==> violet: inputs <==
==> flow/design.v <==
`timescale 1ns / 1ns
module complex_multiplier
    #(parameter integer     OPERAND_WIDTH_A = 16,  
      parameter integer     OPERAND_WIDTH_B = 16,  
      parameter integer     OPERAND_WIDTH_OUT = 32,   
      parameter integer     STAGES = 6,   
      parameter             BLOCKING = 0,
      parameter             ROUND_MODE = 0,
      parameter integer     GROWTH_BITS = 0,   
      parameter             BYTE_ALIGNED = 1,
      localparam            EFF_PORT_WIDTH_A = BYTE_ALIGNED ? ((OPERAND_WIDTH_A*2+15)/16)*16 : OPERAND_WIDTH_A * 2,
      localparam            EFF_PORT_WIDTH_B = BYTE_ALIGNED ? ((OPERAND_WIDTH_B*2+15)/16)*16 : OPERAND_WIDTH_B * 2,
      localparam            EFF_PORT_WIDTH_OUT = BYTE_ALIGNED ? ((OPERAND_WIDTH_OUT*2+15)/16)*16 : OPERAND_WIDTH_OUT * 2
    )
    (   
        input                                           aclk,
        input                                           aresetn,
		input                                           rounding_cy,
        input               [EFF_PORT_WIDTH_A - 1 : 0]    s_axis_a_tdata,
        output reg                                      s_axis_a_tready,
        input                                           s_axis_a_tvalid,
        input               [EFF_PORT_WIDTH_B - 1 : 0]    s_axis_b_tdata,
        output reg                                      s_axis_b_tready,
        input                                           s_axis_b_tvalid,
        output reg  		[EFF_PORT_WIDTH_OUT - 1 : 0]  m_axis_dout_tdata,
        output reg                                      m_axis_dout_tvalid,
        input                                           m_axis_dout_tready
        );
    localparam INPUT_WIDTH_A = OPERAND_WIDTH_A * 2;
    localparam INPUT_WIDTH_B = OPERAND_WIDTH_B * 2;
    localparam OUTPUT_WIDTH  = OPERAND_WIDTH_OUT * 2;
    localparam TRUNC_BITS = (INPUT_WIDTH_A + INPUT_WIDTH_B - OUTPUT_WIDTH)/2 + 1 + GROWTH_BITS;
    localparam OUTPUT_PADDING = EFF_PORT_WIDTH_OUT - OUTPUT_WIDTH;
    localparam CALCULATION_STAGES = 6;    
    reg        [STAGES : 0]                     tvalid;
    reg        [EFF_PORT_WIDTH_OUT-1:0]         tdata [STAGES-2:0];
    wire signed [OPERAND_WIDTH_A-1:0] a_r = s_axis_a_tdata[OPERAND_WIDTH_A - 1 : 0];
    wire signed [OPERAND_WIDTH_A-1:0] a_i = s_axis_a_tdata[EFF_PORT_WIDTH_A / 2 + OPERAND_WIDTH_A - 1 : EFF_PORT_WIDTH_A / 2];
    wire signed [OPERAND_WIDTH_B-1:0] b_r = s_axis_b_tdata[OPERAND_WIDTH_B - 1 : 0];
    wire signed [OPERAND_WIDTH_B-1:0] b_i = s_axis_b_tdata[EFF_PORT_WIDTH_B / 2 + OPERAND_WIDTH_B - 1 : EFF_PORT_WIDTH_B / 2];
    reg signed [OPERAND_WIDTH_A + OPERAND_WIDTH_B : 0] mult_r, mult_i, mult_0, common, common_r1, common_r2, p_r_int, p_i_int;
    reg signed [OPERAND_WIDTH_A - 1 : 0] a_r_d, a_i_d, a_r_dd, a_i_dd, a_r_ddd, a_i_ddd, a_r_dddd, a_i_dddd;
    reg signed [OPERAND_WIDTH_B - 1 : 0] b_r_d, b_i_d, b_r_dd, b_i_dd, b_r_ddd, b_i_ddd;
    reg                          a_valid_d, b_valid_d;
    reg signed [OPERAND_WIDTH_A : 0] a_dd_common;
    reg signed [OPERAND_WIDTH_B : 0] a_dd_r, a_dd_i;
    reg        [STAGES - 1 : 0]  rounding_cy_buf ;
    wire signed [OPERAND_WIDTH_OUT - 1 : 0] result_r;
    wire signed [OPERAND_WIDTH_OUT - 1 : 0] result_i;
    wire signed [OPERAND_WIDTH_A + OPERAND_WIDTH_B + 1 - 1 : 0] temp1, temp2;
    localparam rounding_cy_buf_index = CALCULATION_STAGES - 1;
    wire signed [OPERAND_WIDTH_A + OPERAND_WIDTH_B + 1 - 1 : 0] rounding_cy_extended = {{(OPERAND_WIDTH_A + OPERAND_WIDTH_B){1'b0}}, rounding_cy_buf[rounding_cy_buf_index]};
	if (ROUND_MODE == 0 || TRUNC_BITS == 0) begin
        assign temp1 = p_r_int >>> TRUNC_BITS;
        assign temp2 = p_i_int >>> TRUNC_BITS;
		assign result_r = temp1[OPERAND_WIDTH_OUT - 1 : 0];
		assign result_i = temp2[OPERAND_WIDTH_OUT - 1 : 0];    
	end
	else begin
        wire signed [OPERAND_WIDTH_A + OPERAND_WIDTH_B + 1 - 1 : 0] point5_correction = {{(OPERAND_WIDTH_A + OPERAND_WIDTH_B + 1 - TRUNC_BITS){1'b0}}, 1'b0, {(TRUNC_BITS-1){1'b1}}} + rounding_cy_extended;
        assign temp1 = (p_r_int + point5_correction) >>> TRUNC_BITS;
        assign temp2 = (p_i_int + point5_correction) >>> TRUNC_BITS;
		assign result_r = temp1[OPERAND_WIDTH_OUT-1:0];
		assign result_i = temp2[OPERAND_WIDTH_OUT-1:0];    
	end
    integer i;
    always @(posedge aclk) begin
        if (!aresetn) begin
            tvalid <= 0;
            a_valid_d <= 0;
            b_valid_d <= 0;
            m_axis_dout_tvalid <= 0;
        end
        else begin
            a_valid_d <= s_axis_a_tvalid;
            b_valid_d <= s_axis_b_tvalid;
            a_r_d <= a_r;
            a_i_d <= a_i;
            b_r_d <= b_r;
            b_i_d <= b_i;
            if (ROUND_MODE == 1)
                rounding_cy_buf[0] <= rounding_cy;
            else if (ROUND_MODE == 2)   
                rounding_cy_buf[0] <= ~rounding_cy_buf[0];
            if (BLOCKING == 1 && m_axis_dout_tready == 0 && m_axis_dout_tvalid == 1) begin 
                m_axis_dout_tvalid <= 0;
                m_axis_dout_tdata <= {(OUTPUT_WIDTH){1'b0}};
                s_axis_a_tready <= 0;
                s_axis_b_tready <= 0;
            end
            else begin
                s_axis_a_tready <= 1;
                s_axis_b_tready <= 1;
                a_dd_common <= a_r_d - a_i_d;
                a_r_dd <= a_r_d;
                a_i_dd <= a_i_d;
                b_r_dd <= b_r_d;
                b_i_dd <= b_i_d;
                a_r_ddd <= a_r_dd;
                a_i_ddd <= a_i_dd;
                b_r_ddd <= b_r_dd;
                b_i_ddd <= b_i_dd;
                mult_0 <= a_dd_common * b_i_dd;
                a_r_dddd <= a_r_ddd;
                a_i_dddd <= a_i_ddd;
                a_dd_r <= b_r_ddd - b_i_ddd;
                a_dd_i <= b_r_ddd + b_i_ddd;
                common <= mult_0;
                mult_r <= a_dd_r * a_r_dddd;
                mult_i <= a_dd_i * a_i_dddd;
                common_r1 <= common;
                common_r2 <= common;
                p_r_int <= mult_r + common_r1;
                p_i_int <= mult_i + common_r2;
                for (i = 1; i<STAGES; i = i + 1) begin
                    rounding_cy_buf[i] <= rounding_cy_buf[i-1];
                end
                tvalid[0] <= a_valid_d & b_valid_d;
                for (i = 1; i<(STAGES); i = i+1) begin
                    tvalid[i] <= tvalid[i-1];
                end
                m_axis_dout_tvalid <= tvalid[STAGES-2];
                if (STAGES > CALCULATION_STAGES) begin
                    tdata[0] <= {{(OUTPUT_PADDING/2){result_i[OPERAND_WIDTH_OUT - 1]}}, result_i,
                        {(OUTPUT_PADDING/2){result_r[OPERAND_WIDTH_OUT - 1]}}, result_r};
                    for (i = 1; i<(STAGES-CALCULATION_STAGES); i = i+1) begin
                        tdata[i] <= tdata[i-1];
                    end
                    m_axis_dout_tdata <= tdata[STAGES - CALCULATION_STAGES - 1];
                end
                else begin
                     m_axis_dout_tdata <= {{(OUTPUT_PADDING/2){result_i[OPERAND_WIDTH_OUT - 1]}}, result_i,
                         {(OUTPUT_PADDING/2){result_r[OPERAND_WIDTH_OUT - 1]}}, result_r};
                end
            end
        end
    end
endmodule
==> flow/run.sh <==
#!/bin/bash
# the make line also repeats each setting of config.mk as NAME=value (left out here)
make -C /OpenROAD-flow-scripts/flow DESIGN_CONFIG=/design/flow/config.mk WORK_HOME=/design/flow/orfs CLKGATE_MAP_FILE= finish
==> flow/config.mk <==
export PLATFORM = sky130hd
export DESIGN_NAME = complex_multiplier
export DESIGN_NICKNAME = complex_multiplier
export VERILOG_FILES = /design/flow/design.v
export SDC_FILE = /design/flow/constraint.sdc
export NUM_CORES = 4
export LEC_CHECK = 0
export ABC_AREA = 1
export CAP_MARGIN = 20
export CORE_ASPECT_RATIO = 0.5
export CORE_MARGIN = 2
export CORE_UTILIZATION = 72
export CTS_CLUSTER_DIAMETER = 246
export CTS_CLUSTER_SIZE = 100
export PLACE_DENSITY = 0.37
export SETUP_SLACK_MARGIN = 1.39
export SLEW_MARGIN = 20
export TNS_END_PERCENT = 10
==> flow/constraint.sdc <==
create_clock -name core_clock -period 4.75 [get_ports {aclk}]
set_input_delay 0.9500 -clock core_clock [delete_from_list [all_inputs] [get_ports {aclk}]]
set_output_delay 0.9500 -clock core_clock [all_outputs]
set_load 0.01 [all_outputs]
==> delta (differences from violet) <==
ABC_AREA = 0   (was 1)
CELL_PAD_IN_SITES_DETAIL_PLACEMENT = 2   (was not set)
CORE_ASPECT_RATIO = not set   (was 0.5)
CORE_UTILIZATION = 40   (was 72)
CTS_CLUSTER_DIAMETER = not set   (was 246)
CTS_CLUSTER_SIZE = not set   (was 100)
GPL_ROUTABILITY_DRIVEN = 0   (was not set)
MAX_ROUTING_LAYER = met4   (was not set)
PLACE_DENSITY = not set   (was 0.37)
SETUP_SLACK_MARGIN = not set   (was 1.39)
TNS_END_PERCENT = not set   (was 10)
==> flow/constraint.sdc (replaced) <==
create_clock -name core_clock -period 8.0 [get_ports {aclk}]
set_input_delay 1.6000 -clock core_clock [delete_from_list [all_inputs] [get_ports {aclk}]]
set_output_delay 1.6000 -clock core_clock [all_outputs]
set_load 0.01 [all_outputs]
==> impl_metrics.json <==
{
  "status": "aborted with a tool error",
  "lastStage": "global routing",
  "error_line": "[ERROR GRT-0232] Routing congestion too high. Check the congestion heatmap in the GUI.",
  "synth.area.mux_share": 0,
  "dpl_cell_area_mm2": 0.0651
}
The numbers above come from violet.

==> impl_metrics.json <==
{
  "cts_buffers": 69,
  "dpl_cell_area_mm2": 0.0566,
  "status": "finished clean",
  "timing.critical_path.cells": "nand2_1 -> fa_1 -> inv_1 -> fa_1 -> fa_1 -> fa_1 -> fa_1 -> inv_1 -> fa_1 -> inv_1 -> ha_1 -> nand2_1 -> nor2_1 -> a221oi_1 -> o21ai_0 -> nand4_1 -> nand3_1 -> a21oi_1 -> o21ai_0 -> xor2_2",
  "async_reset_ff_frac": 0
}
The numbers above come from delta.

